// cam_pixel_labeler
module cam_pixel_labeler (
    input  logic        clk,
    input  logic        reset,
    input  logic        href,
    input  logic        vsync,
    input  logic [ 7:0] ov7670_data,
    output logic        we,
    output logic [16:0] wAddr,
    output logic [ 2:0] label_data,
    output logic        camera_dp_en,
    output logic        v_finish_camera,
    output logic [ 9:0] x_pixel_camera,
    output logic [ 9:0] y_pixel_camera
);
Size in the first run: ~3200 cells after synthesis, ~39 flip-flops, ~55 I/O pins, roughly 24000 µm² of cells after synthesis.
export LEC_CHECK = 0
export CAP_MARGIN = 30
export CORE_MARGIN = 2
export CORE_UTILIZATION = 66
export CTS_CLUSTER_SIZE = 90
export GPL_TIMING_DRIVEN = 1
export MAX_ROUTING_LAYER = met4
export PLACE_DENSITY = 0.77
export SETUP_SLACK_MARGIN = 5.0
export SLEW_MARGIN = 25
export TNS_END_PERCENT = 95
create_clock -name core_clock -period 75.7 [get_ports {clk}]
run.sh (not shown) runs the stock make flow with config.mk's settings and CLKGATE_MAP_FILE=.
The starting point died in detailed placement with DPL-0033.
Next try:
- CORE_UTILIZATION: 66 -> 58
- CTS_CLUSTER_SIZE: 90 -> not set
- MAX_ROUTING_LAYER: met4 -> not set
With this change the flow aborted during global routing.
Area after synthesis does not change.
Synthesized cell count stays the same.
Die size is higher by 14%.
Next try:
- CORE_UTILIZATION: 58 -> 68
- CTS_CLUSTER_DIAMETER: not set -> 230
- CTS_CLUSTER_SIZE: not set -> 34
- This time the run never finished: it broke off in detailed placement, error DPL-0038
- die size drops by 14%
- synthesized area is unchanged
- synthesized cell count does not change

## old
Starting RTL as in the previous note.
make LEC_CHECK=0 ABC_AREA=1 CAP_MARGIN=20 CORE_MARGIN=2 CORE_UTILIZATION=60 CTS_CLUSTER_DIAMETER=92 SLEW_MARGIN=20 finish   # period 86.2 ns
No stage failed in old, and the final checks on the layout all came back clean.
Input changes introduced in new (baseline for comparison: old):
- CTS_CLUSTER_DIAMETER removed (was 92)
- ABC_AREA removed (was 1)
- CORE_UTILIZATION changed from 60 to 66
- the clock period (ns, I/O delays scaled along) changed from 86.2 to 106.0
Comparing old and new, the one run not ending clean was new.
new completed end to end; final checks failed (negative setup slack).
Cmp old and new / final cell utilization of the core / higher: new
Between old and new, the flow reports first-pass GRT wire length decreasing by a few percent.
Lower total via count in the routed design among old and new: new
Total length of routed met2 wires (new vs. old) increases by a little under 10%
new against old: number of synthesized flops with an enable pin held steady, synthesized instance count shrank by about 30%, row count shrank by 10%.

Starting RTL as in the previous note.
clock: 131.0 ns
lec_check: 0
cap_margin: 20
core_margin: 2
core_utilization: 46
slew_margin: 20
Change:
CORE_ASPECT_RATIO = 0.5   (was default)
CORE_UTILIZATION = 66   (was 46)
TNS_END_PERCENT = 20   (was default)
clock period = 150.0 ns   (was 131.0 ns; I/O delays follow)
Effect: Cell area decreases by 1.6%; die size falls by about 30%; setup slack improves by 11 ns; area after synthesis is unchanged; via count climbs by about 2%; final cell count decreases by about 5.3%.
Change:
CORE_ASPECT_RATIO = default   (was 0.5)
CORE_UTILIZATION = 40   (was 66)
TNS_END_PERCENT = default   (was 20)
clock period = 131.0 ns   (was 150.0 ns; I/O delays follow)
Effect:
- worst setup slack got worse by 11 ns
- routed wire length rose by 3.8%
- non-clock buffer count rose by 7
- utilization fell by 26 points
- hold slack improved by 0.011 ns
- via count fell by 2.4%
- register-to-register slack got worse by 19 ns
- synthesized cell count is unchanged
- first-iteration DRC count fell by 28%
Change:
CORE_UTILIZATION = 66   (was 40)
MAX_ROUTING_LAYER = met4   (was default)
clock period = 99.6 ns   (was 131.0 ns; I/O delays follow)
Effect:
- With this change the flow completed, yet does not pass: setup timing
- utilization rose by 44 points
- design area rose by 22%
- setup slack got worse by 13 ns
- wire length rose by 41%
- die size fell by 39%
- hold slack improved by 0.0031 ns
- first-iteration DRC count rose to 2.6 times its value
- final cell count rose by 5.1%
- area after synthesis stays the same
- count of clock-buffer cells in the layout stays the same
Change:
CORE_UTILIZATION = 50   (was 66)
MAX_ROUTING_LAYER = default   (was met4)
clock period = 73.0 ns   (was 99.6 ns; I/O delays follow)
The changed run finished but failed the layout checks on setup timing.
Setup slack loses 15 ns.
